==> inputs of run G <==
==> flow/design.v <==
`timescale 1ns/1ps
`default_nettype none
module adder_1(a, b, c_in, sum, c_out);
input wire a, b, c_in;
output logic sum, c_out;
logic sum0;
logic sum1;
logic carry0;
logic carry1;
always_comb begin
  sum0 = a ^ b;
  sum = sum0 ^ c_in;
  carry0 = a & b;
  carry1 = sum0 & c_in;
  c_out = carry1 | carry0; 
end
endmodule
`timescale 1ns/1ps
`default_nettype none
module eight_input_adder(neighbors, sum);
input  wire [7:0] neighbors;
output logic [3:0] sum;
logic s1, c1, s2, c2, s3, c3, c4, s4, c5, c6;
adder_1 FA1 (.a(neighbors[0]), .b(neighbors[1]), .c_in(neighbors[2]), .sum(s1), .c_out(c1));
adder_1 FA2 (.a(neighbors[3]), .b(neighbors[4]), .c_in(neighbors[5]), .sum(s2), .c_out(c2));
adder_1 FA3 (.a(s1), .b(s2), .c_in(neighbors[6]), .sum(s3), .c_out(c3));
adder_1 HA1 (.a(s3), .b(neighbors[7]), .c_in(1'b0), .sum(sum[0]), .c_out(c4));
adder_1 FA4 (.a(c1), .b(c2), .c_in(c3), .sum(s4), .c_out(c5));
adder_1 HA2 (.a(s4), .b(c4), .c_in(1'b0), .sum(sum[1]), .c_out(c6));
adder_1 HA3 (.a(c5), .b(c6), .c_in(1'b0), .sum(sum[2]), .c_out(sum[3]));
endmodule
module equality_comparator(a, b, out);
input wire [3:0] a;
input wire [3:0] b;
output logic out;
logic [3:0] xor_out;
always_comb begin
    xor_out = a ^ b;
    out = ~xor_out[0] & ~xor_out[1] & ~xor_out[2] & ~xor_out[3];
end
endmodule
`default_nettype none
`timescale 1ns/1ps
module conway_cell(clk, rst, ena, state_0, state_d, state_q, neighbors);
input wire clk;
input wire rst;
input wire ena;
input wire state_0;
output logic state_d;
output logic state_q;
input wire [7:0] neighbors;
logic [3:0] sum;
eight_input_adder eight_input_adder_inst (.neighbors(neighbors), .sum(sum));
logic three_neighbors;
logic two_neighbors;
logic two_or_three_neighbors;
equality_comparator two_neighbors_comparator (.a(sum), .b(4'b0010), .out(two_neighbors));
equality_comparator three_neighbors_comparator (.a(sum), .b(4'b0011), .out(three_neighbors));
always_comb begin
	two_or_three_neighbors = three_neighbors | two_neighbors;
	state_d = (~ state_q & three_neighbors) | (state_q & two_or_three_neighbors);
end
always_ff @(posedge clk) begin : delay
	state_q <= rst ? state_0 : (ena ? state_d : state_q);
end 
endmodule
`default_nettype none  
module main(clk, rst, ena, state_0, cells);
parameter N = 16;  
parameter M = N + 2;  
input wire clk;
input wire rst;
input wire ena;
input wire [N*N-1:0] state_0;
output logic [N*N-1:0] cells;
wire [M*M-1:0] bordered_cells_q;  
wire [M*M-1:0] bordered_cells_d;
logic [M*M-1:0] bordered_cells_0;  
function int cell_index(int i, int j);
  cell_index = M*j + i;
endfunction
generate
  genvar i;
  genvar j;
  for (i = 0; i < M; i = i + 1) begin : cells_x
    for (j = 0; j < M; j = j + 1) begin : cells_y
      if ( (i > 0) && (i < (M-1)) && (j > 0) && (j < (M-1)) ) begin
        assign bordered_cells_0[cell_index(i, j)] = state_0[N*(j-1) + (i-1)];
        conway_cell CELL(
          .clk(clk), .rst(rst), .ena(ena),
          .neighbors({
            bordered_cells_q[cell_index(i-1, j-1)],
            bordered_cells_q[cell_index(i-1, j  )],
            bordered_cells_q[cell_index(i-1, j+1)],
            bordered_cells_q[cell_index(i  , j+1)],
            bordered_cells_q[cell_index(i+1, j+1)],
            bordered_cells_q[cell_index(i+1, j  )],
            bordered_cells_q[cell_index(i+1, j-1)],
            bordered_cells_q[cell_index(i  , j-1)]
          }),
          .state_0(bordered_cells_0[cell_index(i, j)]),
          .state_d(bordered_cells_d[cell_index(i, j)]),
          .state_q(bordered_cells_q[cell_index(i, j)])
        );
      end else begin  
        assign bordered_cells_0[cell_index(i,j)] = 1'b0;
        assign bordered_cells_q[cell_index(i,j)] = bordered_cells_0[cell_index(i,j)];
        assign bordered_cells_d[cell_index(i,j)] = 0;
      end
    end
  end
  for (i = 0; i < N; i = i + 1) begin : unborder
    always_comb begin
        cells[N*(i+1)-1:N*i] = bordered_cells_q[M*(i+2)-2:M*(i+1)+1];
    end
  end
endgenerate
endmodule
`default_nettype wire  
==> flow/run.sh <==
#!/bin/bash
# the make line also repeats each setting of config.mk as NAME=value (left out here)
make -C /OpenROAD-flow-scripts/flow DESIGN_CONFIG=/design/flow/config.mk WORK_HOME=/design/flow/orfs CLKGATE_MAP_FILE= finish
==> flow/config.mk <==
export PLATFORM = sky130hd
export DESIGN_NAME = main
export DESIGN_NICKNAME = main
export VERILOG_FILES = /design/flow/design.v
export SDC_FILE = /design/flow/constraint.sdc
export NUM_CORES = 4
export LEC_CHECK = 0
export ABC_AREA = 1
export CAP_MARGIN = 30
export CORE_MARGIN = 10
export CORE_UTILIZATION = 57
export CTS_CLUSTER_DIAMETER = 68
export CTS_CLUSTER_SIZE = 34
export MIN_ROUTING_LAYER = met2
export PLACE_DENSITY_LB_ADDON = 0.07
export SETUP_SLACK_MARGIN = 0.22
export SLEW_MARGIN = 20
==> flow/constraint.sdc <==
create_clock -name core_clock -period 2.23 [get_ports {clk}]
set_input_delay 0.4460 -clock core_clock [delete_from_list [all_inputs] [get_ports {clk}]]
set_output_delay 0.4460 -clock core_clock [all_outputs]
set_load 0.01 [all_outputs]
==> run K: changes against run G <==
==> flow/config.mk (replaced) <==
export PLATFORM = sky130hd
export DESIGN_NAME = main
export DESIGN_NICKNAME = main
export VERILOG_FILES = /design/flow/design.v
export SDC_FILE = /design/flow/constraint.sdc
export NUM_CORES = 4
export LEC_CHECK = 0
export CAP_MARGIN = 20
export CORE_MARGIN = 2
export CORE_UTILIZATION = 42
export PLACE_DENSITY = 0.6
export SLEW_MARGIN = 20
==> flow/constraint.sdc (replaced) <==
create_clock -name core_clock -period 3.66 [get_ports {clk}]
set_input_delay 0.7320 -clock core_clock [delete_from_list [all_inputs] [get_ports {clk}]]
set_output_delay 0.7320 -clock core_clock [all_outputs]
set_load 0.01 [all_outputs]
==> run_results.csv <==
group,metric,value,unit
sta,setup_viol,441,
final_layout,fillers,6312,
yosys,synth_cell_types,12,
outcome,status,"finished with violations",
sta,finalWorstSetupSlack,-0.7742,ns
outcome,checkFailReasons,"setup timing",
That was run G.
==> run_results.csv <==
group,metric,value,unit
final_layout,comb_area_share,56.67,%
sta,finalWorstSetupSlack,0.1480,ns
final_layout,fillers,10880,
yosys,synth_cell_types,22,
final_layout,multi_input_logic_cell_count,2672,
final_layout,inv_count,1738,
worst_setup_path,worstReg2RegStart,"cells_x[3].cells_y[14].genblk1.CELL.state_q",
outcome,status,"finished clean",
yosys,yosysSeqAreaShare,15.40,%
That was run K.

========
==> inputs of build 70 <==
// main: RTL as listed in full above, without the edits since
export LEC_CHECK = 0
export CAP_MARGIN = 20
export CORE_MARGIN = 2
export CORE_UTILIZATION = 72
export PLACE_DENSITY_LB_ADDON = 0.0
export SETUP_SLACK_MARGIN = 0.53
export SLEW_MARGIN = 20
create_clock -name core_clock -period 3.96 [get_ports {clk}]
run.sh (not shown) runs the stock make flow with config.mk's settings and CLKGATE_MAP_FILE=.
==> inputs of trial 73, as changes to build 70 <==
Settings changed: CAP_MARGIN 20 to 30, CORE_UTILIZATION 72 to 68, CTS_CLUSTER_DIAMETER from default to 68, CTS_CLUSTER_SIZE from default to 34, MAX_ROUTING_LAYER from default to met4, MIN_ROUTING_LAYER from default to met1, PLACE_DENSITY_LB_ADDON 0.0 to default, SETUP_SLACK_MARGIN 0.53 to default.
==> flow/constraint.sdc (replaced) <==
create_clock -name core_clock -period 3.24 [get_ports {clk}]
set_input_delay 0.6480 -clock core_clock [delete_from_list [all_inputs] [get_ports {clk}]]
set_output_delay 0.6480 -clock core_clock [all_outputs]
set_load 0.01 [all_outputs]
==> inputs of trial 26, as changes to build 70 <==
Settings changed: CAP_MARGIN 20 to 0, CTS_CLUSTER_DIAMETER from default to 68, CTS_CLUSTER_SIZE from default to 34, MIN_ROUTING_LAYER from default to met1, PLACE_DENSITY_LB_ADDON 0.0 to default, SETUP_SLACK_MARGIN 0.53 to -0.2.
==> flow/constraint.sdc (replaced) <==
create_clock -name core_clock -period 3.24 [get_ports {clk}]
set_input_delay 0.6480 -clock core_clock [delete_from_list [all_inputs] [get_ports {clk}]]
set_output_delay 0.6480 -clock core_clock [all_outputs]
set_load 0.01 [all_outputs]
==> results <==
Trial 26 finished with setup timing left. Build 70 produced a clean layout. Trial 73 did not get past global routing, error ODB-0269.
Sequential cell count is the same in trial 26 and build 70.
Against trial 26, the design area of build 70 is higher by about 0.45%.
Of trial 26 and build 70, trial 26 has the higher first-iteration DRC count (gap 2.0%, measured against build 70).
Of build 70 and trial 26, build 70 has the higher count of clock-buffer cells in the layout (gap 6).
Against trial 26, the non-clock buffer count of build 70 is lower by 49.
Critical path depth is the same in build 70 and trial 26.

========
==> inputs of v30 <==
// main: RTL as listed in full above, without the edits since
make LEC_CHECK=0 CAP_MARGIN=30 CORE_MARGIN=2 CORE_UTILIZATION=64 CTS_CLUSTER_DIAMETER=68 CTS_CLUSTER_SIZE=34 MAX_ROUTING_LAYER=met4 MIN_ROUTING_LAYER=met1 SLEW_MARGIN=20 finish   # period 2.23 ns
==> inputs of v22, as changes to v30 <==
==> flow/config.mk (replaced) <==
export PLATFORM = sky130hd
export DESIGN_NAME = main
export DESIGN_NICKNAME = main
export VERILOG_FILES = /design/flow/design.v
export SDC_FILE = /design/flow/constraint.sdc
export NUM_CORES = 4
export LEC_CHECK = 0
export CAP_MARGIN = 20
export CORE_MARGIN = 2
export CORE_UTILIZATION = 72
export CTS_CLUSTER_DIAMETER = 376
export CTS_CLUSTER_SIZE = 95
export PLACE_DENSITY = 0.43
export SETUP_SLACK_MARGIN = 1.11
export SLEW_MARGIN = 20
==> flow/constraint.sdc (replaced) <==
create_clock -name core_clock -period 3.96 [get_ports {clk}]
set_input_delay 0.7920 -clock core_clock [delete_from_list [all_inputs] [get_ports {clk}]]
set_output_delay 0.7920 -clock core_clock [all_outputs]
set_load 0.01 [all_outputs]
==> qor.log <==
[outcome] run status aborted with a tool error
[outcome] Stop stage global routing (5_1_grt)
[outcome] Log Error [ERROR DPL-0038] Utilization greater than 100%, impossible to legalize
[cts] deepest level of the CTS H-tree 1
[placement] placement-stage worst setup slack 414 ps
[floorplanning] x dimension of the die 267 µm
[placement] area of placed instances 54800 µm²
[floorplanning] initial core utilization 0.728
[cts] TritonCTS Buffers 6
Source of the figures above: v22

==> qor.log <==
[placement] placement-stage worst setup slack -1130 ps
[sta] least setup slack across all paths after layout -1230 ps
[cts] TritonCTS Buffers 42
[routing] average wire per cell in the routed design 18.5 µm
[outcome] set of violated layout checks setup timing
[floorplanning] initial core utilization 0.645
[floorplanning] x dimension of the die 283 µm
[outcome] run status finished with violations
[cts] deepest level of the CTS H-tree 2
[sta] final setup violation count 391
Source of the figures above: v30

